==> inputs of build 23 <==
## alu_top
module alu_top (
    input             clk,
    input      [15:0] a,
    input      [15:0] b,
    input      [2:0]  opcode,
    input             mode,
    output reg [15:0] result,
    output reg        za,
    output reg        zb,
    output reg        eq,
    output reg        gt,
    output reg        lt
);
Settings: LEC_CHECK=0, ABC_AREA=1, CAP_MARGIN=0, CELL_PAD_IN_SITES_DETAIL_PLACEMENT=2, CELL_PAD_IN_SITES_GLOBAL_PLACEMENT=3, CORE_MARGIN=2, CORE_UTILIZATION=24, HOLD_SLACK_MARGIN=0.23, MAX_ROUTING_LAYER=met4, MIN_ROUTING_LAYER=met1, PLACE_DENSITY=0.79, SLEW_MARGIN=40, TNS_END_PERCENT=20; clock period 24.1 ns.
run.sh (not shown) runs the stock make flow with config.mk's settings and CLKGATE_MAP_FILE=.
==> inputs of trial 18, as changes to build 23 <==
==> flow/config.mk (replaced) <==
export PLATFORM = sky130hd
export DESIGN_NAME = alu_top
export DESIGN_NICKNAME = alu_top
export VERILOG_FILES = /design/flow/design.v
export SDC_FILE = /design/flow/constraint.sdc
export NUM_CORES = 4
export LEC_CHECK = 0
export ABC_AREA = 1
export CAP_MARGIN = 20
export CORE_MARGIN = 2
export CORE_UTILIZATION = 72
export CTS_CLUSTER_SIZE = 15
export GPL_ROUTABILITY_DRIVEN = 0
export PLACE_DENSITY_LB_ADDON = 0.08
export SLEW_MARGIN = 20
==> flow/constraint.sdc (replaced) <==
create_clock -name core_clock -period 5.97 [get_ports {clk}]
set_input_delay 1.1940 -clock core_clock [delete_from_list [all_inputs] [get_ports {clk}]]
set_output_delay 1.1940 -clock core_clock [all_outputs]
set_load 0.01 [all_outputs]
==> qor summary <==
| quantity | build 23 | trial 18 |
|---|---|---|
| Run status | failed layout checks | aborted with a tool error |
| Failing step | - | 4_1_cts |
| Layout check failures | setup timing | - |
| Vertical die dimension | 259 µm | 151 µm |
| Die outline area | 67200 µm² | 22900 µm² |
| Synth Seq Share | 7.30% | 7.30% |
| Basic-gate share of the synthesized area counting and, or, nand and nor cells | 26.7% | 26.7% |
| Dpl ws | -8.86 ns | -26.76 ns |
| Number of cells after detailed placement | 3696 | 3075 |
| Total half-perimeter wirelength after legalization and detailed placement | 64.1 mm | 58.1 mm |
| Starting density of the core | 24.3% | 73.9% |
| Portion of netlist area occupied by mux cells | 0.0640% | 0.0640% |
| Site row count | 93 | 53 |
| Nets at Floorplan | 2664 | 2664 |
| IO Pins | 58 | 58 |
| Async set or reset register ratio after synthesis | 0% | 0% |
| Post-synth tally of flip-flops with integrated enable | 0 | 0 |
| Die span in x | 259 µm | 151 µm |
| AND-OR/OR-AND Cells, Area Fraction | 17.4% | 17.4% |
| Netlist Area Pre-Place | 15600 µm² | 15600 µm² |
| Distinct lib cells | 69 | 69 |
| Instance area at placement | 21300 µm² | 20500 µm² |
| Area of the core | 64500 µm² | 21200 µm² |

========
==> try-umber: inputs <==
==> flow/design.v <==
module alu_top (
    input             clk,
    input      [15:0] a,
    input      [15:0] b,
    input      [2:0]  opcode,
    input             mode,
    output reg [15:0] result,
    output reg        za,
    output reg        zb,
    output reg        eq,
    output reg        gt,
    output reg        lt
);
    reg [15:0] a_q, b_q;
    reg [2:0]  opcode_q;
    reg        mode_q;
    wire [15:0] alu_out;
    wire        za_w, zb_w, eq_w, gt_w, lt_w;
    ALU u_alu (.a(a_q), .b(b_q), .opcode(opcode_q), .mode(mode_q),
               .outALU(alu_out), .za(za_w), .zb(zb_w), .eq(eq_w), .gt(gt_w), .lt(lt_w));
    always @(posedge clk) begin
        a_q      <= a;
        b_q      <= b;
        opcode_q <= opcode;
        mode_q   <= mode;
        result   <= alu_out;
        za       <= za_w;
        zb       <= zb_w;
        eq       <= eq_w;
        gt       <= gt_w;
        lt       <= lt_w;
    end
endmodule

module arith(a,b,opcode,outau);
input [15:0] a;
input [15:0] b;
input [2:0] opcode;
output [15:0] outau;
reg [15:0] outau;
always@(*)
begin
	case(opcode)
	3'b000: outau = a+b;
	3'b001: outau = a * b;
	3'b010: if (a > b) begin
		outau = a - b;
		end
		else begin
		outau = b - a;
		end
	3'b011: if (a > b) begin
		outau = (b == 16'h0000) ? 16'h0000 : a / b;
		end
		else begin
		outau = (a == 16'h0000) ? 16'h0000 : b / a;
		end
	default outau = 16'h0000;
	endcase
end
endmodule
module logic_unit(a,b,opcode,outlu,za,zb,eq,gt,lt);
input [15:0] a;
input [15:0] b;
input [2:0] opcode;
output [15:0] outlu;
output za, zb,eq,gt,lt;
reg [15:0] outlu;
reg za,zb,eq,gt,lt;
always@(*)
begin
	case(opcode)
	3'b000: outlu = (a & b);
	3'b001: outlu = (a | b);
	3'b010: outlu = (~(a | b));
	3'b011: outlu = (~(a & b));
	3'b100: outlu = (~ a);
	3'b101: outlu = (~ b);
	3'b110: outlu = (a ^ b);
	3'b111: outlu = (~(a ^ b));
	endcase
end
always@(*)
begin
	if( a == b) begin
	eq = 1;
	end
	else begin
	eq = 0;
	end
	if ( a > b) begin
	gt = 1;
	end
	else begin
	gt = 0;
	end
	if ( a < b) begin
	lt = 1;
	end
	else begin
	lt = 0;
	end
	if( a == 16'h0000) begin
	za = 1;
	end
	else begin
	za = 0;
	end
	if (b == 16'h0000) begin
	zb = 1;
	end
	else begin
	zb = 0;
	end
end
endmodule
module ALU( a, b, opcode, mode, outALU, za, zb, eq, gt, lt);
input [15:0] a;
input [15:0] b;
input [2:0] opcode;
input mode;
output [15:0] outALU;
output za, zb, eq, gt, lt;
reg [15:0] outALU;
reg za, zb, eq, gt, lt;
wire [15:0] outau;
wire [15:0] outlu;
wire tza, tzb, teq, tgt, tlt;
arith a1 (.a(a), .b(b), .opcode(opcode), .outau(outau));
logic_unit l1 (.a(a), .b(b), .opcode(opcode), .outlu(outlu), .za(tza), .zb(tzb), .eq(teq), .gt(tgt), .lt(tlt));
always@(*)
begin
	if(mode == 0) begin
	outALU = outau;
	end
	else if (mode == 1) begin
	outALU = outlu;
	end
	else begin
	outALU = 16'h0000;
	end
	za = tza;
	zb = tzb;
	eq = teq;
	gt = tgt;
	lt = tlt;
end
endmodule
==> flow/run.sh <==
#!/bin/bash
# the make line also repeats each setting of config.mk as NAME=value (left out here)
make -C /OpenROAD-flow-scripts/flow DESIGN_CONFIG=/design/flow/config.mk WORK_HOME=/design/flow/orfs CLKGATE_MAP_FILE= finish
==> flow/config.mk <==
export PLATFORM = sky130hd
export DESIGN_NAME = alu_top
export DESIGN_NICKNAME = alu_top
export VERILOG_FILES = /design/flow/design.v
export SDC_FILE = /design/flow/constraint.sdc
export NUM_CORES = 4
export LEC_CHECK = 0
export ABC_AREA = 1
export CAP_MARGIN = 20
export CORE_ASPECT_RATIO = 0.5
export CORE_MARGIN = 2
export CORE_UTILIZATION = 59
export CTS_CLUSTER_DIAMETER = 281
export CTS_CLUSTER_SIZE = 98
export HOLD_SLACK_MARGIN = 0.28
export PLACE_DENSITY = 0.35
export SETUP_SLACK_MARGIN = 0.44
export SLEW_MARGIN = 20
export TNS_END_PERCENT = 15
==> flow/constraint.sdc <==
create_clock -name core_clock -period 45.0 [get_ports {clk}]
set_input_delay 9.0000 -clock core_clock [delete_from_list [all_inputs] [get_ports {clk}]]
set_output_delay 9.0000 -clock core_clock [all_outputs]
set_load 0.01 [all_outputs]
==> try-violet: changes against try-umber <==
==> flow/config.mk (replaced) <==
export PLATFORM = sky130hd
export DESIGN_NAME = alu_top
export DESIGN_NICKNAME = alu_top
export VERILOG_FILES = /design/flow/design.v
export SDC_FILE = /design/flow/constraint.sdc
export NUM_CORES = 4
export LEC_CHECK = 0
export ABC_AREA = 1
export CAP_MARGIN = 20
export CORE_MARGIN = 2
export CORE_UTILIZATION = 72
export CTS_CLUSTER_DIAMETER = 133
export CTS_CLUSTER_SIZE = 51
export PLACE_DENSITY_LB_ADDON = 0.06
export SLEW_MARGIN = 20
==> flow/constraint.sdc (replaced) <==
create_clock -name core_clock -period 10.9 [get_ports {clk}]
set_input_delay 2.1800 -clock core_clock [delete_from_list [all_inputs] [get_ports {clk}]]
set_output_delay 2.1800 -clock core_clock [all_outputs]
set_load 0.01 [all_outputs]
==> try-garnet: changes against try-umber <==
==> flow/config.mk (replaced) <==
export PLATFORM = sky130hd
export DESIGN_NAME = alu_top
export DESIGN_NICKNAME = alu_top
export VERILOG_FILES = /design/flow/design.v
export SDC_FILE = /design/flow/constraint.sdc
export NUM_CORES = 4
export LEC_CHECK = 0
export CAP_MARGIN = 20
export CELL_PAD_IN_SITES_GLOBAL_PLACEMENT = 1
export CORE_ASPECT_RATIO = 0.84
export CORE_MARGIN = 2
export CORE_UTILIZATION = 40
export SLEW_MARGIN = 20
==> qor summary <==
| quantity | try-violet | try-garnet | try-umber |
|---|---|---|---|
| RR Startpoint | - | a_q[4] | a_q[3] |
| Area taken by flip-flops and latches | - | 1142 um^2 | 1141 um^2 |
| Comb. pwr | - | 0.680 mW | 0.488 mW |
| Areal power density over the cells | - | 45.96 nW/um^2 | 37.35 nW/um^2 |
| RSZ-0062 raised after global routing | - | false | false |
| Maximum clock insertion buffer count | - | 2 | 2 |
| Pin count of the biggest net entering global routing | - | 43 | 69 |
| Post-detailed-routing wire length | - | 68,960 um | 48,560 um |
| Critical Path Fanout Max | - | 40 | 68 |
| Detailed-placement wirelength estimate | 57,120 um | 54,390 um | 37,910 um |
| Status | did not finish | complete, no violations | complete, no violations |
| Stage where the flow stopped | clock tree synthesis (4_1_cts) | - | - |
| Part of the total power dissipated in the clock network | - | 8.9% | 12.0% |
| Count of instances resized after the clock tree is built | - | 0 | 0 |
| Drt first-iter violations | - | 1,572 | 1,439 |
| Maximum single-stage delay on the critical path | - | 0.96 ns | 0.82 ns |
| Fraction of post-synthesis cell area in the top cell type by area | 19.85% | 19.13% | 19.85% |
| Aoi share | 17.39% | 23.77% | 17.39% |
Power is estimated from default activity; no workload was simulated.
